==> flow/design.v (excerpt) <==
module my_chip (
    input logic [11:0] io_in,  
    output logic [11:0] io_out,  
    input logic clock,
    input logic reset  
);
Size: roughly 3100 cells after synthesis, roughly 510 flip-flops, roughly 26 I/O pins, about 0.025 sq mm of cells after synthesis.
export LEC_CHECK = 0
export CAP_MARGIN = 20
export CORE_MARGIN = 2
export CORE_UTILIZATION = 53
export CTS_CLUSTER_DIAMETER = 331
export CTS_CLUSTER_SIZE = 17
export MAX_ROUTING_LAYER = met4
export PLACE_DENSITY = 0.42
export SLEW_MARGIN = 20
create_clock -name core_clock -period 10.0 [get_ports {clock}]
run.sh (not shown) runs the stock make flow with config.mk's settings and CLKGATE_MAP_FILE=.
The first run finished clean.
Edit:
- CELL_PAD_IN_SITES_DETAIL_PLACEMENT: not set -> 1
- CORE_UTILIZATION: 53 -> 40
- CTS_CLUSTER_DIAMETER: 331 -> not set
- CTS_CLUSTER_SIZE: 17 -> 98
- GPL_ROUTABILITY_DRIVEN: not set -> 0
- HOLD_SLACK_MARGIN: not set -> -0.05
- MAX_ROUTING_LAYER: met4 -> not set
- PLACE_DENSITY: 0.42 -> not set
- PLACE_DENSITY_LB_ADDON: not set -> 0.2
- SETUP_SLACK_MARGIN: not set -> -0.47
- TNS_END_PERCENT: not set -> 30
What happened: Cell count went up by 8.3%. Register-to-register slack got worse by 130 ps. Critical path depth stays the same. Non-clock buffer count grows by 7. Setup slack gains 180 ps. Total power climbs by 23%. Synthesized cell count stays the same. Sequential cell count does not change. Count of clock-buffer cells in the layout rose by 35.
Edit:
- CELL_PAD_IN_SITES_DETAIL_PLACEMENT: 1 -> not set
- CTS_CLUSTER_SIZE: 98 -> not set
- GPL_ROUTABILITY_DRIVEN: 0 -> not set
- HOLD_SLACK_MARGIN: -0.05 -> not set
- PLACE_DENSITY_LB_ADDON: 0.2 -> not set
- SETUP_SLACK_MARGIN: -0.47 -> not set
- TNS_END_PERCENT: 30 -> not set
- clock period: 10.0 -> 6.86 ns (I/O delays scaled with it)
Outcome:
- synthesized area does not change
- combinational power increases by 39%
- routed wire length decreases by 12%
- clock skew decreases by 33 ps

* * *

my_chip again, from the RTL that the note above started with.
clock: 9.65 ns
lec_check: 0
cap_margin: 20
core_margin: 7
core_utilization: 24
cts_cluster_size: 30
gpl_routability_driven: 0
gpl_timing_driven: 1
hold_slack_margin: 0.26
max_routing_layer: met5
place_density_lb_addon: 0.19
slew_margin: 20
tns_end_percent: 60
Next try:
ABC_AREA = 1   (was default)
CORE_MARGIN = 2   (was 7)
CORE_UTILIZATION = 72   (was 24)
CTS_CLUSTER_SIZE = 100   (was 30)
HOLD_SLACK_MARGIN = -0.09   (was 0.26)
SETUP_SLACK_MARGIN = 0.76   (was default)
TNS_END_PERCENT = 35   (was 60)
clock period = 3.89 ns   (was 9.65 ns; I/O delays follow)
The changed run finished clean.
Worst hold slack improved by 12 ps.
Non-clock buffer count went up by 48.
Final area went up by about 4.6%.
Sequential power went up to 2.5 times its value.
Setup slack got worse by 2900 ps.
Next try:
ABC_AREA = default   (was 1)
CTS_CLUSTER_SIZE = default   (was 100)
GPL_ROUTABILITY_DRIVEN = default   (was 0)
GPL_TIMING_DRIVEN = default   (was 1)
HOLD_SLACK_MARGIN = default   (was -0.09)
MAX_ROUTING_LAYER = default   (was met5)
PLACE_DENSITY = 0.42   (was default)
PLACE_DENSITY_LB_ADDON = default   (was 0.19)
SETUP_SLACK_MARGIN = default   (was 0.76)
TNS_END_PERCENT = default   (was 35)
clock period = 6.15 ns   (was 3.89 ns; I/O delays follow)
Result: The new run ran to the end with no violations. Worst hold slack barely changes. First-iteration DRC count went down by 36%. Non-clock buffer count went down by 61. Global-route usage went down by 4.1 points. Sequential share of layout area went up by 3.3 points. Total power went down by 37%. Via count went down by 16%. Cell count went down by about 17%. Design area went down by about 9%. Die area went down by 5.0%.
Next try:
PLACE_DENSITY = default   (was 0.42)
clock period = 5.91 ns   (was 6.15 ns; I/O delays follow)
=> The new run ran to the end with no violations. Cell area hardly moves. Register-to-register slack got worse by 100 ps. Global-route usage went up by 0.19 points. Non-clock buffer count rose by 8. Sequential share of layout area hardly moves. Area after synthesis does not change. Worst setup slack loses 180 ps. Routed wire length climbs slightly.
Next try:
ABC_AREA = 1   (was default)
CTS_CLUSTER_DIAMETER = 203   (was default)
CTS_CLUSTER_SIZE = 14   (was default)
PLACE_DENSITY_LB_ADDON = 0.12   (was default)
SETUP_SLACK_MARGIN = 0.65   (was default)
clock period = 3.81 ns   (was 5.91 ns; I/O delays follow)
Outcome: The new run completed without violations; sequential power goes up by 59%; cell area came out higher by 9.1%; register-to-register slack is worse by 1100 ps; final cell count went up by 19%; setup slack degrades by 180 ps; wire length climbs by 16%; worst hold slack barely changes.

* * *

Starting RTL as in the previous note.
export LEC_CHECK = 0
export CAP_MARGIN = 40
export CELL_PAD_IN_SITES_DETAIL_PLACEMENT = 1
export CELL_PAD_IN_SITES_GLOBAL_PLACEMENT = 3
export CORE_MARGIN = 7
export CORE_UTILIZATION = 40
export CTS_CLUSTER_DIAMETER = 111
export GPL_TIMING_DRIVEN = 0
export MAX_ROUTING_LAYER = met5
export MIN_ROUTING_LAYER = met1
export SLEW_MARGIN = 20
export TNS_END_PERCENT = 45
create_clock -name core_clock -period 4.49 [get_ports {clock}]
Change:
==> flow/config.mk (replaced) <==
export PLATFORM = sky130hd
export DESIGN_NAME = my_chip
export DESIGN_NICKNAME = my_chip
export VERILOG_FILES = /design/flow/design.v
export SDC_FILE = /design/flow/constraint.sdc
export NUM_CORES = 4
export LEC_CHECK = 0
export CAP_MARGIN = 25
export CELL_PAD_IN_SITES_DETAIL_PLACEMENT = 2
export CELL_PAD_IN_SITES_GLOBAL_PLACEMENT = 3
export CORE_ASPECT_RATIO = 0.75
export CORE_MARGIN = 5
export CORE_UTILIZATION = 40
export CTS_CLUSTER_DIAMETER = 106
export GPL_TIMING_DRIVEN = 0
export HOLD_SLACK_MARGIN = -0.07
export MAX_ROUTING_LAYER = met5
export MIN_ROUTING_LAYER = met2
export SLEW_MARGIN = 20
export TNS_END_PERCENT = 45
The new run finished but failed the layout checks on negative setup slack.
Setup slack gets worse by 0.41 ns.
Routed wire length came out higher by 21%.
Design area came out higher by 0.81%.
Cell count came out higher by 0.65%.
First-iteration DRC count came out higher to 4.0 times its value.
Clock skew came out higher by 0.023 ns.
Utilization came out higher by 0.16 points.
Power came out higher by 1.7%.
Synthesized area stays the same.
Clock-buffer cell count came out lower by 9.
Hold slack is about the same.
Change:
==> flow/config.mk (replaced) <==
export PLATFORM = sky130hd
export DESIGN_NAME = my_chip
export DESIGN_NICKNAME = my_chip
export VERILOG_FILES = /design/flow/design.v
export SDC_FILE = /design/flow/constraint.sdc
export NUM_CORES = 4
export LEC_CHECK = 0
export CAP_MARGIN = 0
export CORE_MARGIN = 2
export CORE_UTILIZATION = 72
export CTS_CLUSTER_DIAMETER = 51
export CTS_CLUSTER_SIZE = 37
export PLACE_DENSITY = 0.67
export SLEW_MARGIN = 20
==> flow/constraint.sdc (replaced) <==
create_clock -name core_clock -period 9.03 [get_ports {clock}]
set_input_delay 1.8060 -clock core_clock [delete_from_list [all_inputs] [get_ports {clock}]]
set_output_delay 1.8060 -clock core_clock [all_outputs]
set_load 0.01 [all_outputs]
Now the flow produced a clean layout.
Core utilization rose by 31 points.
Register-to-register slack gains 4.5 ns.
Synthesized cell count stays the same.
Count of clock-buffer cells in the layout fell by 32.
Die area fell by well over a third.
Sequential cell count is unchanged.
Critical path depth fell by 1.
Total power fell by well over a third.
Final area fell by roughly a tenth.
Via count fell by a quarter to a third.
Change:
--- a/flow/config.mk
+++ b/flow/config.mk
@@ -7,3 +7,3 @@
 export LEC_CHECK = 0
-export CAP_MARGIN = 0
+export CAP_MARGIN = 20
 export CORE_MARGIN = 2
@@ -11,3 +11,3 @@
 export CTS_CLUSTER_DIAMETER = 51
-export CTS_CLUSTER_SIZE = 37
+export CTS_CLUSTER_SIZE = 58
 export PLACE_DENSITY = 0.67
Cell area is unchanged.
Worst setup slack stays the same.
Total power is unchanged.
Utilization stays the same.

* * *

my_chip again, from the RTL that the note above started with.
## my_chip
module my_chip (
    input logic [11:0] io_in,  
    output logic [11:0] io_out,  
    input logic clock,
    input logic reset  
);
make LEC_CHECK=0 CAP_MARGIN=20 CELL_PAD_IN_SITES_GLOBAL_PLACEMENT=2 CORE_MARGIN=2 CORE_UTILIZATION=49 CTS_CLUSTER_SIZE=70 GPL_ROUTABILITY_DRIVEN=1 MIN_ROUTING_LAYER=met1 PLACE_DENSITY_LB_ADDON=0.13 SETUP_SLACK_MARGIN=0.58 SLEW_MARGIN=30 finish   # period 4.46 ns
The baseline went through all stages and came out clean.
==> next run, changes <==
Settings changed: ABC_AREA set to 1, CELL_PAD_IN_SITES_GLOBAL_PLACEMENT 2 to not set, CORE_UTILIZATION 49 to 71, CTS_CLUSTER_SIZE 70 to 14, GPL_ROUTABILITY_DRIVEN 1 to not set, MIN_ROUTING_LAYER met1 to not set, PLACE_DENSITY_LB_ADDON 0.13 to 0.12, SETUP_SLACK_MARGIN 0.58 to 0.65, SLEW_MARGIN 30 to 20.
Clock period 4.46 ns to 3.98 ns, I/O delays scaled along.
After rerunning:
- routed wire length rose by 5.5%
- worst setup slack degrades by 90 ps
- via count rose by about 15%
- cell count rose by 11%
- core utilization rose by 26 points
- total power rose by 17%
- global-route usage rose by 12 points
- clock skew fell by 4.4 ps
- final area rose by 6.3%
- die size fell by about 27%
==> next run, changes <==
Settings changed: CORE_UTILIZATION 71 to 72, CTS_CLUSTER_DIAMETER set to 203, GPL_ROUTABILITY_DRIVEN set to 0, PLACE_DENSITY_LB_ADDON 0.12 to 0.02, SETUP_SLACK_MARGIN 0.65 to 0.52.
Clock period 3.98 ns to 3.81 ns, I/O delays scaled along.
Result:
- The new run finished clean
- sequential power rose by about 4.6%
- via count rose by about 2.3%
- count of clock-buffer cells in the layout fell by 35
==> next run, changes <==
Settings changed: CTS_CLUSTER_DIAMETER 203 to 209, GPL_TIMING_DRIVEN set to 1, HOLD_SLACK_MARGIN set to 0.28, MAX_ROUTING_LAYER set to met5, PLACE_DENSITY_LB_ADDON 0.02 to 0.19, SETUP_SLACK_MARGIN 0.52 to 0.76, TNS_END_PERCENT set to 35.
What happened: The changed run completed and failed the layout checks on negative setup slack. Count of clock-buffer cells in the layout is unchanged. Via count increases by 1.3%. Total power increases by 0.78%. Register-to-register slack got worse by 170 ps. Clock power increases by about 2%. Area after synthesis is unchanged.
==> next run, changes <==
Settings changed: CTS_CLUSTER_DIAMETER 209 to 374, CTS_CLUSTER_SIZE 14 to 10, GPL_ROUTABILITY_DRIVEN 0 to not set, GPL_TIMING_DRIVEN 1 to not set, HOLD_SLACK_MARGIN 0.28 to not set, MAX_ROUTING_LAYER met5 to not set, PLACE_DENSITY_LB_ADDON 0.19 to 0.12, SETUP_SLACK_MARGIN 0.76 to 1.13, TNS_END_PERCENT 35 to 5.
This time the run finished clean.
Sequential cell count does not change.
Clock power increases by about a fifth.
Worst setup slack is better by 530 ps.
Die area is unchanged.
Clock skew stays flat.
Wire length decreases slightly.
Combinational power increases slightly.
Register-to-register slack is better by 530 ps.
==> next run, changes <==
Settings changed: CAP_MARGIN 20 to 0, CORE_ASPECT_RATIO set to 0.5, CTS_CLUSTER_DIAMETER 374 to 203, CTS_CLUSTER_SIZE 10 to 14, SETUP_SLACK_MARGIN 1.13 to 1.12, TNS_END_PERCENT 5 to not set.
Outcome:
- This time the run finished but fails on max-capacitance violations, max-slew violations, negative setup slack
- clock power fell by 14%
- clock-buffer cell count went down by 15
- non-clock buffer count increases by 66
- cell count goes up by 1.8%
- routed wire length increases by 25%
- final area grows by about 4%
- combinational power came out higher by 11%
- via count rises by 13%
- worst hold slack is better by 14 ps
Power figures rest on the tool's default switching activity, not on a simulated workload.
